// ARM
module ARM(
	input clk, rst,
	output [32 - 1:0] imem_addr,
	input [32 - 1:0] imem_data,
	output [32 - 1:0] dmem_addr,
	output [32 - 1:0] dmem_wdata,
	output dmem_read,
	output dmem_write,
	input [32 - 1:0] dmem_rdata,
	input dmem_ready
);
For scale: about 7100 cells after synthesis, about 900 flip-flops, roughly 170 I/O pins, ~59000 um^2 of cells after synthesis.
Settings: LEC_CHECK=0, CAP_MARGIN=10, CELL_PAD_IN_SITES_DETAIL_PLACEMENT=0, CELL_PAD_IN_SITES_GLOBAL_PLACEMENT=2, CORE_MARGIN=2, CORE_UTILIZATION=40, CTS_CLUSTER_DIAMETER=286, CTS_CLUSTER_SIZE=89, GPL_ROUTABILITY_DRIVEN=0, HOLD_SLACK_MARGIN=0.08, MAX_ROUTING_LAYER=met4, MIN_ROUTING_LAYER=met2, PLACE_DENSITY=0.53, SETUP_SLACK_MARGIN=-0.15, SLEW_MARGIN=35, TNS_END_PERCENT=10; clock period 13.3 ns.
run.sh (not shown) runs the stock make flow with config.mk's settings and CLKGATE_MAP_FILE=.
The first run aborted during global routing (5_1_grt), error GRT-0116.
Change:
- CAP_MARGIN: 10 -> 20
- CELL_PAD_IN_SITES_DETAIL_PLACEMENT: 0 -> unset
- CELL_PAD_IN_SITES_GLOBAL_PLACEMENT: 2 -> unset
- CORE_UTILIZATION: 40 -> 72
- CTS_CLUSTER_DIAMETER: 286 -> unset
- CTS_CLUSTER_SIZE: 89 -> 31
- GPL_ROUTABILITY_DRIVEN: 0 -> unset
- HOLD_SLACK_MARGIN: 0.08 -> unset
- MAX_ROUTING_LAYER: met4 -> unset
- MIN_ROUTING_LAYER: met2 -> unset
- PLACE_DENSITY: 0.53 -> unset
- SETUP_SLACK_MARGIN: -0.15 -> unset
- SLEW_MARGIN: 35 -> 20
- TNS_END_PERCENT: 10 -> unset
- clock period: 13.3 -> 13.9 ns (I/O delays scaled with it)
Outcome: The changed run did not get past global routing (5_1_grt) with GRT-0116. Die size drops by about 44%. Synthesized area does not change. Synthesized cell count does not change.
Change:
- ABC_AREA: unset -> 1
- CTS_CLUSTER_DIAMETER: unset -> 348
- CTS_CLUSTER_SIZE: 31 -> 98
- PLACE_DENSITY: unset -> 0.36
- TNS_END_PERCENT: unset -> 10
- clock period: 13.9 -> 10.7 ns (I/O delays scaled with it)
Result: The new run never finished: it broke off in global routing (5_1_grt) (GRT-0232); die size climbs by 1.3%; area after synthesis increases by 1.4%; synthesized cell count rises by 20%.
Change:
- ABC_AREA: 1 -> unset
- CORE_UTILIZATION: 72 -> 57
- CTS_CLUSTER_DIAMETER: 348 -> unset
- CTS_CLUSTER_SIZE: 98 -> unset
- PLACE_DENSITY: 0.36 -> unset
- TNS_END_PERCENT: 10 -> 5
- clock period: 10.7 -> 17.1 ns (I/O delays scaled with it)
Now the flow finished but failed the layout checks on setup timing.
Area after synthesis falls by 1.3%.
Synthesized cell count decreases by 17%.
Die area increases by 24%.

========
ARM again, from the RTL that the note above started with.
clock: 13.3 ns
lec_check: 0
cap_margin: 10
cell_pad_in_sites_detail_placement: 2
cell_pad_in_sites_global_placement: 2
core_margin: 2
core_utilization: 40
cts_cluster_diameter: 286
hold_slack_margin: 0.08
max_routing_layer: met4
min_routing_layer: met2
place_density: 0.42
slew_margin: 35
The starting point aborted during detailed placement.
Change:
==> flow/config.mk (replaced) <==
export PLATFORM = sky130hd
export DESIGN_NAME = ARM
export DESIGN_NICKNAME = ARM
export VERILOG_FILES = /design/flow/design.v
export SDC_FILE = /design/flow/constraint.sdc
export NUM_CORES = 4
export LEC_CHECK = 0
export CAP_MARGIN = 20
export CORE_MARGIN = 2
export CORE_UTILIZATION = 50
export SETUP_SLACK_MARGIN = 2.75
export SLEW_MARGIN = 20
==> flow/constraint.sdc (replaced) <==
create_clock -name core_clock -period 11.0 [get_ports {clk}]
set_input_delay 2.2000 -clock core_clock [delete_from_list [all_inputs] [get_ports {clk}]]
set_output_delay 2.2000 -clock core_clock [all_outputs]
set_load 0.01 [all_outputs]
The changed run died in global routing on ODB-0269.
Synthesized cell count does not change.
Synthesized area is unchanged.
Die size decreases by 20%.
Change:
--- a/flow/config.mk
+++ b/flow/config.mk
@@ -10,3 +10,4 @@
 export CORE_UTILIZATION = 50
-export SETUP_SLACK_MARGIN = 2.75
+export SETUP_SLACK_MARGIN = -1.02
 export SLEW_MARGIN = 20
+export TNS_END_PERCENT = 40
Result: This time the run ran to the end with violations: negative setup slack. Synthesized area stays the same. Synthesized cell count stays the same. Die size is unchanged.
Change:
--- a/flow/config.mk
+++ b/flow/config.mk
@@ -9,5 +9,3 @@
 export CORE_MARGIN = 2
-export CORE_UTILIZATION = 50
-export SETUP_SLACK_MARGIN = -1.02
+export CORE_UTILIZATION = 40
 export SLEW_MARGIN = 20
-export TNS_END_PERCENT = 40
==> flow/constraint.sdc (replaced) <==
create_clock -name core_clock -period 24.5 [get_ports {clk}]
set_input_delay 4.9000 -clock core_clock [delete_from_list [all_inputs] [get_ports {clk}]]
set_output_delay 4.9000 -clock core_clock [all_outputs]
set_load 0.01 [all_outputs]
What happened: The new run produced a clean layout; utilization is lower by 20 points; via count is lower by 11%; area after synthesis does not change; worst setup slack improved by 4300 ps.

========
Starting RTL as in the previous note.
Design ARM, start of the top module:
module ARM(
	input clk, rst,
	output [32 - 1:0] imem_addr,
	input [32 - 1:0] imem_data,
	output [32 - 1:0] dmem_addr,
	output [32 - 1:0] dmem_wdata,
	output dmem_read,
	output dmem_write,
	input [32 - 1:0] dmem_rdata,
	input dmem_ready
);
make LEC_CHECK=0 CAP_MARGIN=20 CELL_PAD_IN_SITES_GLOBAL_PLACEMENT=3 CORE_MARGIN=3 CORE_UTILIZATION=26 CTS_CLUSTER_DIAMETER=56 CTS_CLUSTER_SIZE=31 HOLD_SLACK_MARGIN=0.26 MAX_ROUTING_LAYER=met4 PLACE_DENSITY=0.52 SETUP_SLACK_MARGIN=-0.52 SLEW_MARGIN=5 TNS_END_PERCENT=50 finish   # period 29.9 ns
==> next run, changes <==
- CTS_CLUSTER_DIAMETER: 56 -> 51
- CTS_CLUSTER_SIZE: 31 -> default
- PLACE_DENSITY: 0.52 -> default
- PLACE_DENSITY_LB_ADDON: default -> 0.06
- TNS_END_PERCENT: 50 -> default
- clock period: 29.9 -> 12.9 ns (I/O delays scaled with it)
What happened: The new run finished with negative setup slack left. Clock skew decreases by 0.013 ns. Non-clock buffer count increases by 1252. Synthesized cell count is unchanged. Sequential share of layout area decreases by 5.1 points. Critical path depth increases by 5. Count of clock-buffer cells in the layout increases by 48. Cell count increases by 13%. Power increases to 2.9 times its value.
==> next run, changes <==
- CELL_PAD_IN_SITES_GLOBAL_PLACEMENT: 3 -> default
- CORE_MARGIN: 3 -> 2
- CORE_UTILIZATION: 26 -> 50
- CTS_CLUSTER_DIAMETER: 51 -> default
- HOLD_SLACK_MARGIN: 0.26 -> default
- MAX_ROUTING_LAYER: met4 -> default
- PLACE_DENSITY_LB_ADDON: 0.06 -> default
- SETUP_SLACK_MARGIN: -0.52 -> 2.86
- SLEW_MARGIN: 5 -> 20
- clock period: 12.9 -> 11.0 ns (I/O delays scaled with it)
What happened: Now the flow aborted during global routing (5_1_grt) (ODB-0269); area after synthesis stays the same; synthesized cell count stays the same; die area went down by 48%.

========
Starting RTL as in the previous note.
// ARM
module ARM(
	input clk, rst,
	output [32 - 1:0] imem_addr,
	input [32 - 1:0] imem_data,
	output [32 - 1:0] dmem_addr,
	output [32 - 1:0] dmem_wdata,
	output dmem_read,
	output dmem_write,
	input [32 - 1:0] dmem_rdata,
	input dmem_ready
);
Settings: LEC_CHECK=0, ABC_AREA=1, CAP_MARGIN=20, CORE_MARGIN=2, CORE_UTILIZATION=72, CTS_CLUSTER_DIAMETER=362, CTS_CLUSTER_SIZE=31, HOLD_SLACK_MARGIN=0.3, PLACE_DENSITY_LB_ADDON=0.01, SETUP_SLACK_MARGIN=3.59, SLEW_MARGIN=35; clock period 13.1 ns.
The first run never finished: it broke off in 5_1_grt (GRT-0232).
Next try:
- ABC_AREA: 1 -> default
- CORE_UTILIZATION: 72 -> 58
- CTS_CLUSTER_DIAMETER: 362 -> default
- CTS_CLUSTER_SIZE: 31 -> default
- HOLD_SLACK_MARGIN: 0.3 -> default
- PLACE_DENSITY_LB_ADDON: 0.01 -> default
- SETUP_SLACK_MARGIN: 3.59 -> default
- SLEW_MARGIN: 35 -> 20
- TNS_END_PERCENT: default -> 5
- clock period: 13.1 -> 13.4 ns (I/O delays scaled with it)
After rerunning: With this change the flow completed and failed the layout checks on negative setup slack. Area after synthesis came out lower slightly. Die size is higher by about a fifth. Synthesized cell count fell by about a fifth.
Next try:
- CELL_PAD_IN_SITES_GLOBAL_PLACEMENT: default -> 0
- CORE_UTILIZATION: 58 -> 57
- CTS_CLUSTER_DIAMETER: default -> 51
- PLACE_DENSITY_LB_ADDON: default -> 0.1
- SETUP_SLACK_MARGIN: default -> -0.52
- clock period: 13.4 -> 19.2 ns (I/O delays scaled with it)
The new run completed and failed the layout checks on negative setup slack; total power drops by 40%; non-clock buffer count is lower by 936; final area came out lower by about 10%; synthesized area is unchanged; cell count drops by 8.9%; register-to-register slack improves by 1400 ps; core utilization goes down by 9.0 points; wire length shrinks by 8.0%; critical path depth decreases by 1; synthesized cell count does not change; worst setup slack gains 1400 ps.

========
Setup of alpha:
ARM again, from the RTL that the note above started with.
Settings: LEC_CHECK=0, CAP_MARGIN=20, CELL_PAD_IN_SITES_GLOBAL_PLACEMENT=3, CORE_MARGIN=3, CORE_UTILIZATION=26, CTS_CLUSTER_DIAMETER=56, HOLD_SLACK_MARGIN=0.26, MAX_ROUTING_LAYER=met4, PLACE_DENSITY=0.52, SETUP_SLACK_MARGIN=-0.52, SLEW_MARGIN=5; clock period 12.9 ns.
Final checks on alpha, whose flow otherwise completed, came back failing, citing negative setup slack.
#### Input delta (beta over alpha)
- CTS_CLUSTER_DIAMETER: 56 -> unset
- MAX_ROUTING_LAYER: met4 -> unset
- SETUP_SLACK_MARGIN: -0.52 -> 2.92
- CORE_MARGIN: 3 -> 2
- PLACE_DENSITY: 0.52 -> unset
- TNS_END_PERCENT: unset -> 5
- HOLD_SLACK_MARGIN: 0.26 -> unset
- SLEW_MARGIN: 5 -> 20
- CELL_PAD_IN_SITES_GLOBAL_PLACEMENT: 3 -> unset
- CORE_UTILIZATION: 26 -> 53
- the clock period (ns, I/O delays scaled along): 12.9 -> 11.0
Results
Compare beta and alpha | number of instances resized during post-cts repair lower: alpha. No crash in alpha: every stage finished, but the layout fails its final checks due to negative setup slack. beta never completed; the flow aborted with a tool error in global routing (5_1_grt). Cell count after synthesis came out exactly the same in beta and alpha. beta against alpha: initial core utilization +27 points, overall chip area -about 50%, core area -51%, weighted congestion reported at the end of routability-driven placement +12%. Between alpha and beta, the largest buffer count on any clock path does not differ in any meaningful way. | pre-CTS worst setup slack | higher: alpha |. As far as synthesized area goes, alpha and beta are indistinguishable; the numbers are identical.
Modified inputs, gamma compared to beta
- ABC_AREA newly set to 1
- TNS_END_PERCENT removed (was 5)
- CTS_CLUSTER_SIZE newly set to 31
- SETUP_SLACK_MARGIN removed (was 2.92)
- CORE_UTILIZATION changed from 53 to 72
- CTS_CLUSTER_DIAMETER newly set to 199
- the clock period (ns, I/O delays scaled along) changed from 11.0 to 9.65
### Flow results
beta got as far as global routing (5_1_grt), where a tool error ended the run. gamma did not run to completion, as it errored out during global routing (5_1_grt). Going from beta to gamma, initial core utilization went up 19 points; last weighted congestion value of the routability-driven placer increased by 11% relative to the old numbers; cell count listed in synth_stat.txt climbed 1445; portion of the post-synthesis area used by sequential elements shrank by 0.51 points. Summary of gamma over beta: area of placed instances lost 2.7%; count of buffers added by post-CTS timing repair for setup lost 89. The lower complex-gate fraction of the synthesized area of gamma and beta is in gamma. Xor-xnor portion of the synthesized cell area in gamma is 1.5 points below beta. Count of cells resized by post-cts repair in gamma vs beta: down about 65%. Cmp gamma and beta / area after synthesis / higher: gamma.
Input-level comparison between delta and gamma:
- setting PLACE_DENSITY_LB_ADDON to 0.01 for the first time
- setting SETUP_SLACK_MARGIN to 3.59 for the first time
- setting HOLD_SLACK_MARGIN to 0.3 for the first time
- changing CTS_CLUSTER_DIAMETER from 199 to 362
- changing the clock period (ns, I/O delays scaled along) from 9.65 to 13.4
Results
delta terminated abnormally: global routing (5_1_grt) reported GRT-0232. Taking gamma as the reference, in delta die outline area comparable; detailed placement HPWL fell 5.9%; number of buffers inserted by post-CTS setup repair went up by 136; cell total in the yosys stat output flat.
diff inputs: delta => epsilon
- CTS_CLUSTER_DIAMETER: 362 -> 27
- HOLD_SLACK_MARGIN: 0.3 -> unset
- CTS_CLUSTER_SIZE: 31 -> 72
==> comparison <==
- epsilon never completed; the flow aborted with a tool error in global routing (5_1_grt).
- ~same net count of the mapped netlist in delta and epsilon
- Diff delta..epsilon | share of the core filled by cells before placement | unchanged
- From delta to epsilon, number of clock sinks did not move at all.
- Clock tree buffer depth came out exactly the same in delta and epsilon.
- Against delta, epsilon comes in 159 higher on TritonCTS buffer count.
Power and IR drop assume default switching activity.
